## build 50
==> flow/design.v (excerpt) <==
module my_chip (
    input logic [11:0] io_in,  
    output logic [11:0] io_out,  
    input logic clock,
    input logic reset  
);
make LEC_CHECK=0 ABC_AREA=1 CAP_MARGIN=40 CORE_ASPECT_RATIO=1.41 CORE_MARGIN=2 CORE_UTILIZATION=72 CTS_CLUSTER_DIAMETER=45 CTS_CLUSTER_SIZE=10 HOLD_SLACK_MARGIN=0.3 PLACE_DENSITY=0.42 SETUP_SLACK_MARGIN=1.36 SLEW_MARGIN=20 finish   # period 4.57 ns
run.sh (not shown) runs the stock make flow with config.mk's settings and CLKGATE_MAP_FILE=.
Build 50 | stages: all done | timing, DRC, antenna: all pass
diff inputs: build 50 => build 53
# build 50
export LEC_CHECK = 0
export ABC_AREA = 1
export CAP_MARGIN = 40
export CORE_ASPECT_RATIO = 1.41
export CORE_MARGIN = 2
export CORE_UTILIZATION = 72
export CTS_CLUSTER_DIAMETER = 45
export CTS_CLUSTER_SIZE = 10
export HOLD_SLACK_MARGIN = 0.3
export PLACE_DENSITY = 0.42
export SETUP_SLACK_MARGIN = 1.36
export SLEW_MARGIN = 20
create_clock -name core_clock -period 4.57 [get_ports {clock}]
# build 53
export LEC_CHECK = 0
export ABC_AREA = 1
export CAP_MARGIN = 0
export CORE_ASPECT_RATIO = 1.41
export CORE_MARGIN = 2
export CORE_UTILIZATION = 72
export CTS_CLUSTER_DIAMETER = 374
export CTS_CLUSTER_SIZE = 10
export HOLD_SLACK_MARGIN = 0.3
export PLACE_DENSITY_LB_ADDON = 0.12
export SETUP_SLACK_MARGIN = 1.13
export SLEW_MARGIN = 20
export TNS_END_PERCENT = 5
create_clock -name core_clock -period 3.81 [get_ports {clock}]
Findings:
Build 50 finished every stage and its layout cleared the timing, DRC and antenna checks. Build 53 finished end to end and its layout was clean on timing, DRC and antenna. The lower combinational power of build 53 and build 50 is in build 50. Diff build 50 -> build 53: routed wire length went down by about 6%, wire length of the first global-routing pass moved down, global-route usage saw a decrease, worst path setup slack after routing moved down. Average detailed-routed wire length per instance ends up lower on build 53. Delta(buffer count excluding the clock tree in the final layout, build 53 - build 50) < 0. The area taken by flip-flops and latches was comparable across build 53 and build 50.
### build 53 -> build 94
# build 53
export LEC_CHECK = 0
export ABC_AREA = 1
export CAP_MARGIN = 0
export CORE_ASPECT_RATIO = 1.41
export CORE_MARGIN = 2
export CORE_UTILIZATION = 72
export CTS_CLUSTER_DIAMETER = 374
export CTS_CLUSTER_SIZE = 10
export HOLD_SLACK_MARGIN = 0.3
export PLACE_DENSITY_LB_ADDON = 0.12
export SETUP_SLACK_MARGIN = 1.13
export SLEW_MARGIN = 20
export TNS_END_PERCENT = 5
create_clock -name core_clock -period 3.81 [get_ports {clock}]
# build 94
export LEC_CHECK = 0
export ABC_AREA = 1
export CAP_MARGIN = 20
export CORE_MARGIN = 2
export CORE_UTILIZATION = 72
export CTS_CLUSTER_DIAMETER = 203
export CTS_CLUSTER_SIZE = 14
export GPL_ROUTABILITY_DRIVEN = 0
export PLACE_DENSITY_LB_ADDON = 0.02
export SETUP_SLACK_MARGIN = 0.52
export SLEW_MARGIN = 20
create_clock -name core_clock -period 3.81 [get_ports {clock}]
==> results <==
Post-route fraction of the period consumed by the critical path: build 94 > build 53. The via-per-instance ratio number comes out lower for build 53 vs build 94. Overall die area: build 53 vs build 94 — no meaningful difference. A top layer used by detailed routing of met5 is what build 53 shows, while met4 belongs to build 94. There was hardly any difference in final hold slack between build 94 and build 53.
Input changes introduced in build 32 (baseline for comparison: build 94):
# build 94
export LEC_CHECK = 0
export ABC_AREA = 1
export CAP_MARGIN = 20
export CORE_MARGIN = 2
export CORE_UTILIZATION = 72
export CTS_CLUSTER_DIAMETER = 203
export CTS_CLUSTER_SIZE = 14
export GPL_ROUTABILITY_DRIVEN = 0
export PLACE_DENSITY_LB_ADDON = 0.02
export SETUP_SLACK_MARGIN = 0.52
export SLEW_MARGIN = 20
create_clock -name core_clock -period 3.81 [get_ports {clock}]
# build 32
export LEC_CHECK = 0
export ABC_AREA = 1
export CAP_MARGIN = 20
export CORE_MARGIN = 2
export CORE_UTILIZATION = 72
export CTS_CLUSTER_DIAMETER = 374
export CTS_CLUSTER_SIZE = 10
export PLACE_DENSITY_LB_ADDON = 0.12
export SETUP_SLACK_MARGIN = 1.13
export SLEW_MARGIN = 20
export TNS_END_PERCENT = 5
create_clock -name core_clock -period 3.81 [get_ports {clock}]
### Flow results
In build 32, met2 demand-to-capacity share in global routing is higher than in build 94.
Diff build 94 -> build 32 | wire length reported by the detailed router | decrease of about 0.6%
In terms of clock skew, build 32 and build 94 differ only marginally.
Number of instances in the synthesized netlist came out exactly the same in build 32 and build 94.
Hold slack: build 32 lower than build 94
The power dissipated in sequential cells was comparable across build 32 and build 94.
End-of-flow core utilization (higher): build 32
Re post-route worst setup slack: build 32 is 360 ps up on build 94.
Measured against each other, build 32 and build 94 differ in delay contributed by the slowest stage of the critical path, the lower figure coming from build 32.
Across both runs, power share of the combinational group was lower for build 32 than for build 94.
Relative to build 94, overall power of the completed layout increased by about 8% in build 32.

========
## run A
my_chip again, from the RTL that the note above started with.
Settings: LEC_CHECK=0, CAP_MARGIN=20, CELL_PAD_IN_SITES_DETAIL_PLACEMENT=1, CELL_PAD_IN_SITES_GLOBAL_PLACEMENT=3, CORE_ASPECT_RATIO=1.79, CORE_MARGIN=2, CORE_UTILIZATION=40, CTS_CLUSTER_SIZE=98, GPL_ROUTABILITY_DRIVEN=0, HOLD_SLACK_MARGIN=-0.05, MIN_ROUTING_LAYER=met2, PLACE_DENSITY_LB_ADDON=0.21, SETUP_SLACK_MARGIN=2.98, SLEW_MARGIN=0, TNS_END_PERCENT=30; clock period 10.4 ns.
What run B does differently from run A at the input level:
Settings: clearing CELL_PAD_IN_SITES_DETAIL_PLACEMENT, which used to be 1; swapping 0 for 20 in SLEW_MARGIN; putting CTS_CLUSTER_DIAMETER at 51 where nothing was set; swapping 98 for 58 in CTS_CLUSTER_SIZE; clearing CELL_PAD_IN_SITES_GLOBAL_PLACEMENT, which used to be 3; clearing MIN_ROUTING_LAYER, which used to be met2; clearing TNS_END_PERCENT, which used to be 30; swapping 40 for 72 in CORE_UTILIZATION; putting PLACE_DENSITY at 0.67 where nothing was set; clearing CORE_ASPECT_RATIO, which used to be 1.79; clearing SETUP_SLACK_MARGIN, which used to be 2.98; clearing GPL_ROUTABILITY_DRIVEN, which used to be 0; clearing PLACE_DENSITY_LB_ADDON, which used to be 0.21; clearing HOLD_SLACK_MARGIN, which used to be -0.05; swapping 10.4 for 9.03 in the clock period (ns, I/O delays scaled along).
==> results <==
Comparing run A and run B, the higher worst relative slew slack was measured on run B.
In the flow results for run A and run B, the routed wire length on met3 is smaller on run B.
Compared with run A, run B shows a lower global-route usage.
As far as and-or/or-and share of the synthesized area goes, run A and run B are indistinguishable; the numbers are identical.
Of the two values seen for top routing layer in use, met4 was produced by run B and met5 by run A.
Changes observed in run B relative to run A: number of global-route vias before repair dropped 12164, die area fell 0.029 sq mm, sequential share of cell area rose by 1.3 points, met2 wire length decreased by 33% relative to the old numbers.
Inputs modified between run B and run C:
Settings: a deleted PLACE_DENSITY that had been 0.67; a deleted CTS_CLUSTER_DIAMETER that had been 51; a deleted CTS_CLUSTER_SIZE that had been 58; a change of the clock period (ns, I/O delays scaled along) from 9.03 to 5.91.
## What came out
On part of the power in the clock network: between run B and run C, it ends up higher for run C. From run B to run C the numbers moved as follows: non-clock buffer count in the final layout up 5; final clock period utilization by the worst path rose 24 points; average wire length per cell after detail routing shows a reduction of 0.95%. Relative to run B, run C degrades worst-case setup slack after placement. From run C to run B, tap cell instance count did not move at all. Cmp run B and run C / tally of clock buffers in the finished layout / higher: run C.
#### Input delta (run D over run C)
Settings: CORE_UTILIZATION now 40, was 72; the clock period (ns, I/O delays scaled along) now 6.86, was 5.91.
==> comparison <==
Run D: full flow OK, the timing, DRC and antenna checks passed. Core footprint (run D over run C): increase, about 80%. Run D reports its power group with the largest share as clock while run C reports sequential cells. From run C to run D the numbers moved as follows: total net switching power moved down, final design area excluding fillers increased about 2.5%, worst hold slack after final layout held steady, proportion of synthesized chip area in sequential cells ~0 delta. Looking at run C and run D, the number of synthesized flops with an enable pin is a wash. Between run C and run D, sequential share of layout area decreased. Summary of the comparison: global routing met3 resource utilization is lower in run D, relative to run C.

========
Starting RTL as in the previous note.
clock: 4.57 ns
lec_check: 0
abc_area: 1
cap_margin: 20
core_margin: 2
core_utilization: 72
cts_cluster_diameter: 84
cts_cluster_size: 10
place_density: 0.42
setup_slack_margin: 1.36
slew_margin: 20
Then changed:
==> flow/config.mk (replaced) <==
export PLATFORM = sky130hd
export DESIGN_NAME = my_chip
export DESIGN_NICKNAME = my_chip
export VERILOG_FILES = /design/flow/design.v
export SDC_FILE = /design/flow/constraint.sdc
export NUM_CORES = 4
export LEC_CHECK = 0
export CAP_MARGIN = 20
export CORE_MARGIN = 2
export CORE_UTILIZATION = 66
export SLEW_MARGIN = 20
==> flow/constraint.sdc (replaced) <==
create_clock -name core_clock -period 6.86 [get_ports {clock}]
set_input_delay 1.3720 -clock core_clock [delete_from_list [all_inputs] [get_ports {clock}]]
set_output_delay 1.3720 -clock core_clock [all_outputs]
set_load 0.01 [all_outputs]
Effect: Setup slack gets better by 93 ps; combinational power is lower by 68%; clock-buffer cell count is higher by 10; design area is lower by about 10%; cell count is lower by 15%; power is lower by 33%; hold slack is about the same; routed wire length is lower by about 18%.
Then changed:
--- a/flow/config.mk
+++ b/flow/config.mk
@@ -6,6 +6,10 @@
 export NUM_CORES = 4
 export LEC_CHECK = 0
+export ABC_AREA = 1
 export CAP_MARGIN = 20
 export CORE_MARGIN = 2
-export CORE_UTILIZATION = 66
+export CORE_UTILIZATION = 71
+export CTS_CLUSTER_SIZE = 14
+export PLACE_DENSITY_LB_ADDON = 0.12
+export SETUP_SLACK_MARGIN = 0.65
 export SLEW_MARGIN = 20
==> flow/constraint.sdc (replaced) <==
create_clock -name core_clock -period 3.98 [get_ports {clock}]
set_input_delay 0.7960 -clock core_clock [delete_from_list [all_inputs] [get_ports {clock}]]
set_output_delay 0.7960 -clock core_clock [all_outputs]
set_load 0.01 [all_outputs]
- sequential power grows by 77%
- total power rises by about 80%
- worst setup slack gets worse by 730 ps
- first-iteration DRC count came out higher by 17%
- worst hold slack improved by 4.0 ps
- sequential share of layout area shrinks by 4.0 points
- design area goes up by 12%
- core utilization rises by 9.9 points
- global-route usage came out higher by 5.0 points
- clock power went up by about 80%
- routed wire length increases by about 16%
Then changed:
--- a/flow/config.mk
+++ b/flow/config.mk
@@ -9,5 +9,6 @@
 export CAP_MARGIN = 20
 export CORE_MARGIN = 2
-export CORE_UTILIZATION = 71
+export CORE_UTILIZATION = 72
+export CTS_CLUSTER_DIAMETER = 203
 export CTS_CLUSTER_SIZE = 14
 export PLACE_DENSITY_LB_ADDON = 0.12
==> flow/constraint.sdc (replaced) <==
create_clock -name core_clock -period 3.81 [get_ports {clock}]
set_input_delay 0.7620 -clock core_clock [delete_from_list [all_inputs] [get_ports {clock}]]
set_output_delay 0.7620 -clock core_clock [all_outputs]
set_load 0.01 [all_outputs]
Core utilization is lower by 0.44 points.
Routed wire length is about the same.
Via count is higher by about 1.4%.
Worst setup slack loses 150 ps.
No activity file was given, so power comes from the tool's default toggle rates.
